// milestone1
module milestone1 (
		input logic clock,                    
		input logic Resetn,
		input logic Enable,
		output	logic [17:0] SRAM_address,
		output 	logic [15:0] SRAM_write_data,
		output	logic SRAM_we_n,
		input		logic [15:0] SRAM_read_data,
		output   logic M1_end
);
export LEC_CHECK = 0
export CAP_MARGIN = 20
export CORE_MARGIN = 2
export CORE_UTILIZATION = 62
export GPL_TIMING_DRIVEN = 0
export SLEW_MARGIN = 20
create_clock -name core_clock -period 20.0 [get_ports {clock}]
run.sh (not shown) runs the stock make flow with config.mk's settings and CLKGATE_MAP_FILE=.
Then changed:
- CORE_UTILIZATION: 62 -> 65
- GPL_TIMING_DRIVEN: 0 -> not set
- clock period: 20.0 -> 13.3 ns (I/O delays scaled with it)
What happened:
- Now the flow produced a layout that fails on negative setup slack
- maximum frequency came out higher by 24%
- first-iteration DRC count came out higher by 13%
- register-to-register slack loses 3.0 ns
- utilization grows by 11 points
- critical path depth rose by 1
- non-clock buffer count is higher by 598
- synthesized area does not change
- final cell count grows by 6.4%
- global-route usage grows by 3.1 points
- cell area climbs by 11%
Then changed:
- ABC_AREA: not set -> 1
- CORE_UTILIZATION: 65 -> 70
- clock period: 13.3 -> 15.4 ns (I/O delays scaled with it)
The changed run finished clean.
First-iteration DRC count went up by 25%.
Wire length is about the same.
Hold slack improved by 0.0051 ns.
Final area went down by 4.0%.
Worst setup slack improved by 2.7 ns.
Die area went down by 3.1%.
Then changed:
- ABC_AREA: 1 -> not set
- CORE_UTILIZATION: 70 -> 58
- SETUP_SLACK_MARGIN: not set -> 4.14
- clock period: 15.4 -> 14.4 ns (I/O delays scaled with it)
After rerunning: The changed run completed and failed the layout checks on negative setup slack; routed wire length fell by a few percent; via count fell by roughly a tenth; first-iteration DRC count shrinks by a quarter to a third; worst hold slack is worse by 0.017 ns; setup slack got worse by 1.1 ns; sequential cell count is unchanged; register-to-register slack is worse by 1.1 ns; core utilization is lower by 7.1 points; area after synthesis is lower by a few percent; die size rises by about a fifth.

* * *

job 3138:
Starting RTL as in the previous note.
Settings: LEC_CHECK=0, CAP_MARGIN=20, CELL_PAD_IN_SITES_DETAIL_PLACEMENT=2, CORE_ASPECT_RATIO=1.08, CORE_MARGIN=7, CORE_UTILIZATION=38, GPL_ROUTABILITY_DRIVEN=1, GPL_TIMING_DRIVEN=1, MAX_ROUTING_LAYER=met5, MIN_ROUTING_LAYER=met1, SETUP_SLACK_MARGIN=-0.1, SLEW_MARGIN=20, TNS_END_PERCENT=75; clock period 24.2 ns.
Job 3138 went all the way through the flow, and no timing, DRC or antenna check failed.
[inputs] job 2047 vs job 3138
- removing MAX_ROUTING_LAYER (formerly met5)
- removing CELL_PAD_IN_SITES_DETAIL_PLACEMENT (formerly 2)
- changing CORE_UTILIZATION from 38 to 61
- setting ABC_AREA to 1 for the first time
- removing CORE_ASPECT_RATIO (formerly 1.08)
- removing TNS_END_PERCENT (formerly 75)
- removing MIN_ROUTING_LAYER (formerly met1)
- removing GPL_ROUTABILITY_DRIVEN (formerly 1)
- removing GPL_TIMING_DRIVEN (formerly 1)
- changing SETUP_SLACK_MARGIN from -0.1 to 0.58
- changing CORE_MARGIN from 7 to 2
- changing the clock period (ns, I/O delays scaled along) from 24.2 to 9.28
[summary]
- Fraction of the cycle the final worst path needs (job 2047 over job 3138): increase, 73 points
- Worst-case reg-to-reg path depth (job 2047 over job 3138): increase, 17
- NOTE: total number of nets in the final design in job 2047 exceeds that of job 3138
- Route | job 2047 vs job 3138 | wire shorter in job 2047
- Job 2047 vs job 3138: post-synthesis cell count from yosys up by more than 10%
- Completing all stages was not enough for job 2047: its layout failed the final checks because of negative setup slack.
#### Input delta (job 246 over job 2047)
- ABC_AREA: 1 -> unset
- CORE_UTILIZATION: 61 -> 40
- SETUP_SLACK_MARGIN: 0.58 -> unset
- the clock period (ns, I/O delays scaled along): 9.28 -> 18.3
--- outcome ---
- Job 246 finished end to end and its layout was clean on timing, DRC and antenna.
- Synthesized cell count, job 2047 and job 246, higher one = job 2047.
- Job 246 gives less peak clock frequency supported by timing than job 2047 did.
- Job 246 against job 2047: final cycle utilization of the critical path lower, cell area after layout lower, headroom to the max-slew limit lower.
- Job 246 vs job 2047, critical-path cell with the highest stage delay: or4_1 vs fa_1

* * *

## JK
Starting RTL as in the previous note.
==> flow/config.mk <==
export PLATFORM = sky130hd
export DESIGN_NAME = milestone1
export DESIGN_NICKNAME = milestone1
export VERILOG_FILES = /design/flow/design.v
export SDC_FILE = /design/flow/constraint.sdc
export NUM_CORES = 4
export LEC_CHECK = 0
export CAP_MARGIN = 20
export CORE_MARGIN = 2
export CORE_UTILIZATION = 70
export SETUP_SLACK_MARGIN = -0.64
export SLEW_MARGIN = 20
==> flow/constraint.sdc <==
create_clock -name core_clock -period 9.62 [get_ports {clock}]
set_input_delay 1.9240 -clock core_clock [delete_from_list [all_inputs] [get_ports {clock}]]
set_output_delay 1.9240 -clock core_clock [all_outputs]
set_load 0.01 [all_outputs]
What ended JK was a tool error in 5_1_grt; the run never finished.
The following lists how MS was set up differently from JK:
- TNS_END_PERCENT newly set to 80
- CORE_UTILIZATION changed from 70 to 65
- SETUP_SLACK_MARGIN removed (was -0.64)
- ABC_AREA newly set to 1
- PLACE_DENSITY_LB_ADDON newly set to 0.05
- CTS_CLUSTER_DIAMETER newly set to 206
- the clock period (ns, I/O delays scaled along) changed from 9.62 to 12.0
Findings:
- JK: GRT-0116 in 5_1_grt -> run aborted
- Layout checks on MS: not met. Flow itself completed; violations: setup timing.
- NOTE synthesized cell count JK->MS increased by more than 10%
- On number of placed instances with taps included: MS sits above JK.
- The run showing the greater yosys-reported design area after synthesis is MS.
- Across both runs, share of synthesized cell area in and, or, nand and nor gates was higher for MS than for JK.
- Cell row count of MS exceeds that of JK by a few percent.
- Taking JK as the reference, in MS number of cells in Yosys stat now larger, horizontal die size now larger, number of resized instances in the post-cts repair step now smaller.
- The higher post-placement cell area of MS and JK is in JK.
Input changes introduced in AL (baseline for comparison: MS):
- clearing TNS_END_PERCENT, which used to be 80
- clearing PLACE_DENSITY_LB_ADDON, which used to be 0.05
- clearing CTS_CLUSTER_DIAMETER, which used to be 206
- swapping 12.0 for 17.1 in the clock period (ns, I/O delays scaled along)
## What came out
- AL | stages: all done | timing, DRC, antenna: all pass
- Relative to MS, the global routing met1 resource utilization of AL is lower by 1.4 points.
What TR does differently from AL at the input level:
- an added CTS_CLUSTER_SIZE of 20
- an added SETUP_SLACK_MARGIN of 3.55
- an added CTS_CLUSTER_DIAMETER of 45
- a deleted ABC_AREA that had been 1
- a change of CORE_UTILIZATION from 65 to 72
- a change of the clock period (ns, I/O delays scaled along) from 17.1 to 13.9
--- outcome ---
TR: aborted in 5_1_grt (tool error)
AL: PASS, flow complete, no timing, DRC or antenna violations
The final reports for TR and AL show routability congestion estimate from global placement higher in the former.
Looking at core outline area across AL and TR, the one that comes out lower is TR.
Post-synthesis instance area ends up lower on TR.
In TR, the overall die width came out 6.9% below the value in AL.
Comparing AL and TR, the lower instance area at placement was measured on AL.
TR: share of synthesized cell area in and, or, nand and nor gates 5.6 points below AL

* * *

Setup of the previous run:
Starting RTL as in the previous note.
clock: 21.9 ns
lec_check: 0
cap_margin: 35
core_margin: 9
core_utilization: 27
gpl_timing_driven: 0
min_routing_layer: met1
place_density_lb_addon: 0.25
slew_margin: 20
## Diff of input files: the current run against the previous run
- MIN_ROUTING_LAYER: met1 -> unset
- GPL_TIMING_DRIVEN: 0 -> unset
- PLACE_DENSITY_LB_ADDON: 0.25 -> unset
- CORE_MARGIN: 9 -> 2
- CORE_UTILIZATION: 27 -> 66
- CAP_MARGIN: 35 -> 20
- the clock period (ns, I/O delays scaled along): 21.9 -> 18.3
[summary]
- The current run finished every step from synthesis to the final layout, and the layout passed the timing, DRC and antenna checks.
- Both conditions hold for the previous run: the flow ran to the end and the final layout passed the timing, DRC and antenna checks.
- The current run vs. the previous run: final cell area excluding filler cells down 3300 um2.
- The previous run -> the current run: area inside the core boundary decreased by more than half
- Relative to the previous run, the non-clock buffer count measured on the current run has decreased by more than half.
- Between the current run and the previous run, sequential cell area share is lower for the previous run, the current run comes in above that.
- Post-DP HPWL is higher on the previous run

* * *

milestone1 again, from the RTL that the note above started with.
## milestone1
module milestone1 (
		input logic clock,                    
		input logic Resetn,
		input logic Enable,
		output	logic [17:0] SRAM_address,
		output 	logic [15:0] SRAM_write_data,
		output	logic SRAM_we_n,
		input		logic [15:0] SRAM_read_data,
		output   logic M1_end
);
clock: 15.9 ns
lec_check: 0
abc_area: 1
cap_margin: 15
core_margin: 2
core_utilization: 72
cts_cluster_diameter: 202
cts_cluster_size: 24
gpl_timing_driven: 1
min_routing_layer: met1
place_density: 0.6
setup_slack_margin: 3.89
slew_margin: 20
The baseline failed in global routing (ODB-0269).
Next try:
Settings changed: CAP_MARGIN 15 to 20, CORE_UTILIZATION 72 to 70, CTS_CLUSTER_DIAMETER 202 to default, CTS_CLUSTER_SIZE 24 to default, GPL_TIMING_DRIVEN 1 to default, MIN_ROUTING_LAYER met1 to default, PLACE_DENSITY 0.6 to default, SETUP_SLACK_MARGIN 3.89 to default.
Clock period 15.9 ns to 15.1 ns, I/O delays scaled along.
Result:
- The changed run finished but failed the layout checks on max-capacitance violations, max-slew violations, negative setup slack
- die area came out higher by a few percent
- synthesized area is unchanged
- synthesized cell count does not change
Next try:
Settings changed: ABC_AREA 1 to default, CORE_UTILIZATION 70 to 40.
Clock period 15.1 ns to 20.0 ns, I/O delays scaled along.
Outcome:
- With this change the flow went through all stages and came out clean
- global-route usage is lower by 25 points
- final area is lower by 6.7%
- routed wire length shrinks by 16%
- synthesized area decreases by 4.1%
- via count came out lower by 21%
- die area goes up by 67%
- final cell count is lower by 7.8%
Next try:
Settings changed: CAP_MARGIN 20 to 40, CELL_PAD_IN_SITES_DETAIL_PLACEMENT from default to 0, CORE_ASPECT_RATIO from default to 0.54, CORE_MARGIN 2 to 5, CORE_UTILIZATION 40 to 62, CTS_CLUSTER_DIAMETER from default to 354, GPL_ROUTABILITY_DRIVEN from default to 0, GPL_TIMING_DRIVEN from default to 1.
Result: Non-clock buffer count climbs by 59; final cell count drops by 7.4%; area after synthesis stays the same.
Next try:
Settings changed: ABC_AREA from default to 1, CAP_MARGIN 40 to 20, CELL_PAD_IN_SITES_DETAIL_PLACEMENT 0 to default, CORE_ASPECT_RATIO 0.54 to default, CORE_MARGIN 5 to 2, CORE_UTILIZATION 62 to 70, CTS_CLUSTER_DIAMETER 354 to default, CTS_CLUSTER_SIZE from default to 72, GPL_ROUTABILITY_DRIVEN 0 to default, GPL_TIMING_DRIVEN 1 to default, SETUP_SLACK_MARGIN from default to -0.95.
Clock period 20.0 ns to 13.0 ns, I/O delays scaled along.
Effect: This time the run finished but failed the layout checks on negative setup slack. Cell count goes up by 23%. Final area is higher by 14%. Clock skew rises by 0.0078 ns.
Next try:
Settings changed: CORE_UTILIZATION 70 to 72, CTS_CLUSTER_DIAMETER from default to 243, MAX_ROUTING_LAYER from default to met4, PLACE_DENSITY_LB_ADDON from default to 0.01, SETUP_SLACK_MARGIN -0.95 to 3.29.
Clock period 13.0 ns to 11.1 ns, I/O delays scaled along.
This time the run never finished: it broke off in global routing on GRT-0232; area after synthesis is unchanged; die area went down by 2.7%; synthesized cell count does not change.
